Design isc_cpu_top, start of the top module:
module isc_cpu_top
(
     clk_i
    ,rst_i
    ,rst_rom_i
    ,mode_sel_i
    ,en_w_rom_i
    ,w_rom_addr_i
    ,w_rom_data_i
    ,instruction_i
    ,reg_watcher_o
    ,pc_o
    ,wb_en_o
    ,wb_addr_1_o
    ,wb_data_1_o
    ,wb_addr_2_o
    ,wb_data_2_o
);
    input clk_i;
    input rst_i;
    input rst_rom_i;
    input mode_sel_i;
    input en_w_rom_i;
    input [15:0] w_rom_addr_i;
    input [31:0] w_rom_data_i;
    input [31:0] instruction_i;
    output [7:0] reg_watcher_o;
    output [15:0] pc_o;
    output wb_en_o;
    output [4:0] wb_addr_1_o;
    output [7:0] wb_data_1_o;
    output [4:0] wb_addr_2_o;
    output [7:0] wb_data_2_o;
wire [15:0] pc_s30;
wire [1:0] pc_sgin_s12;
wire [1:0] pc_sgin_s23;
wire [31:0] rom_inst_s12;
wire [31:0] inst_s12;
wire [7:0] alu_s12;
wire [1:0] reg_s12;
wire imm_s12;
wire mem_s12;
wire [4:0] r_reg_addr_1_s12;
wire [4:0] r_reg_addr_2_s12;
wire [4:0] r_reg_addr_3_s12;
  ...
For scale: about 10000 cells after synthesis, about 1600 flip-flops, roughly 90000 sq um of cells after synthesis.
==> flow/config.mk <==
export PLATFORM = sky130hd
export DESIGN_NAME = isc_cpu_top
export DESIGN_NICKNAME = isc_cpu_top
export VERILOG_FILES = /design/flow/design.v
export SDC_FILE = /design/flow/constraint.sdc
export NUM_CORES = 4
export LEC_CHECK = 0
export ABC_AREA = 1
export CAP_MARGIN = 10
export CORE_ASPECT_RATIO = 1.34
export CORE_MARGIN = 2
export CORE_UTILIZATION = 72
export CTS_CLUSTER_SIZE = 99
export PLACE_DENSITY = 0.6
export SETUP_SLACK_MARGIN = 1.59
export SLEW_MARGIN = 20
==> flow/constraint.sdc <==
create_clock -name core_clock -period 19.2 [get_ports {clk_i}]
set_input_delay 3.8400 -clock core_clock [delete_from_list [all_inputs] [get_ports {clk_i}]]
set_output_delay 3.8400 -clock core_clock [all_outputs]
set_load 0.01 [all_outputs]
run.sh (not shown) runs the stock make flow with config.mk's settings and CLKGATE_MAP_FILE=.
The first run failed in global routing (5_1_grt) on ODB-0269.
==> next run, changes <==
Settings changed: ABC_AREA 1 to unset, CAP_MARGIN 10 to 20, CORE_ASPECT_RATIO 1.34 to unset, CTS_CLUSTER_DIAMETER set to 26, CTS_CLUSTER_SIZE 99 to 49, PLACE_DENSITY 0.6 to 0.64, SETUP_SLACK_MARGIN 1.59 to 4.56.
Clock period 19.2 ns to 19.9 ns, I/O delays scaled along.
Outcome:
- The changed run aborted during global routing (5_1_grt) on ODB-0269
- synthesized cell count decreases by 23%
- area after synthesis rose by 2.4%
- die size climbs by 2.3%
==> next run, changes <==
Settings changed: CTS_CLUSTER_DIAMETER 26 to 262, CTS_CLUSTER_SIZE 49 to 14, PLACE_DENSITY 0.64 to unset, PLACE_DENSITY_LB_ADDON set to 0.19, SETUP_SLACK_MARGIN 4.56 to 1.4.
Clock period 19.9 ns to 9.13 ns, I/O delays scaled along.
Effect: The changed run produced a layout that fails on setup timing; die size stays the same; synthesized area stays the same; synthesized cell count is unchanged.
==> next run, changes <==
Settings changed: CORE_UTILIZATION 72 to 40, CTS_CLUSTER_DIAMETER 262 to unset, CTS_CLUSTER_SIZE 14 to unset, PLACE_DENSITY set to 0.6, PLACE_DENSITY_LB_ADDON 0.19 to unset, SETUP_SLACK_MARGIN 1.4 to unset.
Clock period 9.13 ns to 49.9 ns, I/O delays scaled along.
The changed run went through all stages and came out clean.
Cell count climbs by roughly a tenth.
Global-route usage came out lower by 26 points.
Non-clock buffer count drops by 536.
Synthesized cell count stays the same.
Critical path depth is lower by 7.
Hold slack got worse by 38 ps.
Wire length decreases by roughly a tenth.

========
isc_cpu_top again, from the RTL that the note above started with.
==> flow/design.v (excerpt) <==
module isc_cpu_top
(
     clk_i
    ,rst_i
    ,rst_rom_i
    ,mode_sel_i
    ,en_w_rom_i
    ,w_rom_addr_i
    ,w_rom_data_i
    ,instruction_i
    ,reg_watcher_o
    ,pc_o
    ,wb_en_o
    ,wb_addr_1_o
    ,wb_data_1_o
    ,wb_addr_2_o
    ,wb_data_2_o
);
    input clk_i;
    input rst_i;
    input rst_rom_i;
    input mode_sel_i;
    input en_w_rom_i;
    input [15:0] w_rom_addr_i;
    input [31:0] w_rom_data_i;
    input [31:0] instruction_i;
    output [7:0] reg_watcher_o;
    output [15:0] pc_o;
    output wb_en_o;
    output [4:0] wb_addr_1_o;
    output [7:0] wb_data_1_o;
    output [4:0] wb_addr_2_o;
    output [7:0] wb_data_2_o;
wire [15:0] pc_s30;
wire [1:0] pc_sgin_s12;
wire [1:0] pc_sgin_s23;
wire [31:0] rom_inst_s12;
wire [31:0] inst_s12;
wire [7:0] alu_s12;
wire [1:0] reg_s12;
wire imm_s12;
wire mem_s12;
wire [4:0] r_reg_addr_1_s12;
wire [4:0] r_reg_addr_2_s12;
wire [4:0] r_reg_addr_3_s12;
wire [4:0] r_reg_addr_4_s12;
wire [15:0] r_ram_addr_s12;
wire [7:0] imm_data_1_s12;
wire [7:0] imm_data_2_s12;
wire [7:0] npu_ram_addr_s12;
wire [4:0] npu_w_reg_addr_s12;
wire [7:0] alu_s23;
wire [1:0] reg_s23;
wire imm_s23;
wire mem_s23;
wire [4:0] r_reg_addr_1_s23;
wire [4:0] r_reg_addr_2_s23;
wire [4:0] r_reg_addr_3_s23;
wire [4:0] r_reg_addr_4_s23;
wire [15:0] r_ram_addr_s23;
wire [7:0] imm_data_1_s23;
wire [7:0] imm_data_2_s23;
wire [7:0] npu_ram_addr_s23;
wire [4:0] npu_w_reg_addr_s23;
wire [7:0] r_reg_data_1;
wire [7:0] r_reg_data_2;
wire [7:0] r_reg_data_3;
wire [7:0] r_reg_data_4;
wire [7:0] r_ram_data;
wire en_w_reg;
wire en_w_ram;
wire [7:0] w_ram_data;
wire [15:0] w_ram_addr;
wire [7:0] w_reg_data_1;
wire [7:0] w_reg_data_2;
wire [4:0] w_reg_addr_1;
wire [4:0] w_reg_addr_2;
rom rom(
     .clk_i(clk_i)
    ,.rst_i(rst_rom_i)
    ,.pc_i(pc_s30)
    ,.w_rom_data_i(w_rom_data_i)
    ,.w_rom_addr_i(w_rom_addr_i)
    ,.en_w_rom_i(en_w_rom_i)
    ,.inst_o(rom_inst_s12)
);
inst_mode inst_mode(
     .clk_i(clk_i)
    ,.rst_i(rst_i)
    ,.mode_sel_i(mode_sel_i)
    ,.imm_inst_i(instruction_i)
    ,.rom_inst_i(rom_inst_s12)
    ,.inst_o(inst_s12)
);
decode decode(
     .inst_i(inst_s12)
    ,.alu_o(alu_s12)
    ,.pc_o(pc_sgin_s12)
    ,.reg_o(reg_s12)
    ,.imm_o(imm_s12)
    ,.mem_o(mem_s12)
    ,.reg_addr_1_o(r_reg_addr_1_s12)
    ,.reg_addr_2_o(r_reg_addr_2_s12)
  ...
clock: 21.2 ns
lec_check: 0
cap_margin: 20
cell_pad_in_sites_detail_placement: 1
cell_pad_in_sites_global_placement: 0
core_aspect_ratio: 0.9
core_margin: 6
core_utilization: 67
cts_cluster_diameter: 98
cts_cluster_size: 47
gpl_routability_driven: 0
place_density: 0.5
setup_slack_margin: 2.99
slew_margin: 20
tns_end_percent: 45
The baseline never finished: it broke off in 5_1_grt.
Rerun with:
- CELL_PAD_IN_SITES_DETAIL_PLACEMENT: 1 -> not set
- CELL_PAD_IN_SITES_GLOBAL_PLACEMENT: 0 -> not set
- CORE_ASPECT_RATIO: 0.9 -> not set
- CORE_MARGIN: 6 -> 2
- CORE_UTILIZATION: 67 -> 62
- CTS_CLUSTER_DIAMETER: 98 -> not set
- CTS_CLUSTER_SIZE: 47 -> not set
- GPL_ROUTABILITY_DRIVEN: 0 -> not set
- PLACE_DENSITY: 0.5 -> 0.6
- SETUP_SLACK_MARGIN: 2.99 -> not set
- TNS_END_PERCENT: 45 -> not set
- clock period: 21.2 -> 34.3 ns (I/O delays scaled with it)
After rerunning: The changed run completed with no timing, DRC or antenna violations; die size goes up by 3.5%; area after synthesis is unchanged; synthesized cell count is unchanged.

========
## main
Starting RTL as in the previous note.
Settings: LEC_CHECK=0, ABC_AREA=1, CAP_MARGIN=10, CELL_PAD_IN_SITES_DETAIL_PLACEMENT=2, CORE_MARGIN=7, CORE_UTILIZATION=60, CTS_CLUSTER_DIAMETER=70, CTS_CLUSTER_SIZE=94, GPL_ROUTABILITY_DRIVEN=1, GPL_TIMING_DRIVEN=1, MIN_ROUTING_LAYER=met2, PLACE_DENSITY_LB_ADDON=0.23, SLEW_MARGIN=20; clock period 46.2 ns.
The flow ended early for main: it failed with a tool error in detailed placement.
Setup changes, main to the feature branch
- MIN_ROUTING_LAYER: met2 -> unset
- GPL_ROUTABILITY_DRIVEN: 1 -> unset
- CTS_CLUSTER_DIAMETER: 70 -> unset
- MAX_ROUTING_LAYER: unset -> met4
- CORE_MARGIN: 7 -> 2
- TNS_END_PERCENT: unset -> 5
- ABC_AREA: 1 -> unset
- SETUP_SLACK_MARGIN: unset -> 5.0
- PLACE_DENSITY_LB_ADDON: 0.23 -> unset
- CORE_UTILIZATION: 60 -> 72
- GPL_TIMING_DRIVEN: 1 -> unset
- CTS_CLUSTER_SIZE: 94 -> unset
- CELL_PAD_IN_SITES_DETAIL_PLACEMENT: 2 -> unset
- PLACE_DENSITY: unset -> 0.6
- CAP_MARGIN: 10 -> 20
- the clock period (ns, I/O delays scaled along): 46.2 -> 19.1
- The final report for the feature branch shows a completed flow and a layout that fails verification, specifically setup timing.
- Compared with main, in the feature branch chip area in the Yosys report grew by about 2.4%; total die size shrank by about 19%; multiplexer share of the synthesized area grew by 13 points.

========
== oak ==
isc_cpu_top again, from the RTL that the note above started with.
clock: 37.4 ns
lec_check: 0
abc_area: 0
cap_margin: 0
cell_pad_in_sites_global_placement: 0
core_margin: 2
core_utilization: 65
min_routing_layer: met1
place_density_lb_addon: 0.04
setup_slack_margin: -1.87
slew_margin: 20
Changes in pine relative to oak:
Settings: swapping -1.87 for 3.21 in SETUP_SLACK_MARGIN; putting MAX_ROUTING_LAYER at met4 where nothing was set; swapping 65 for 71 in CORE_UTILIZATION; putting CTS_CLUSTER_SIZE at 63 where nothing was set; putting CTS_CLUSTER_DIAMETER at 274 where nothing was set; swapping 0 for 1 in ABC_AREA; putting TNS_END_PERCENT at 5 where nothing was set; swapping 37.4 for 23.6 in the clock period (ns, I/O delays scaled along).
- pine did not run to completion, as it errored out during global routing.
- | Yosys chip area | higher: oak |
- Relative to oak, the mux share of post-synthesis cell area of pine is lower by 13 points.
- Compared with oak, in pine I/O pin total flat, share of synthesized cell area in and, or, nand and nor gates up 2.1 points, total setup buffers inserted after CTS up 190, count of different cell masters after synthesis down 21, synthesized cell count up 2333.
- From oak to pine the numbers moved as follows: total clock buffers created by CTS went down, number of synthesized flops with an enable pin essentially unchanged, die extent in y lower.
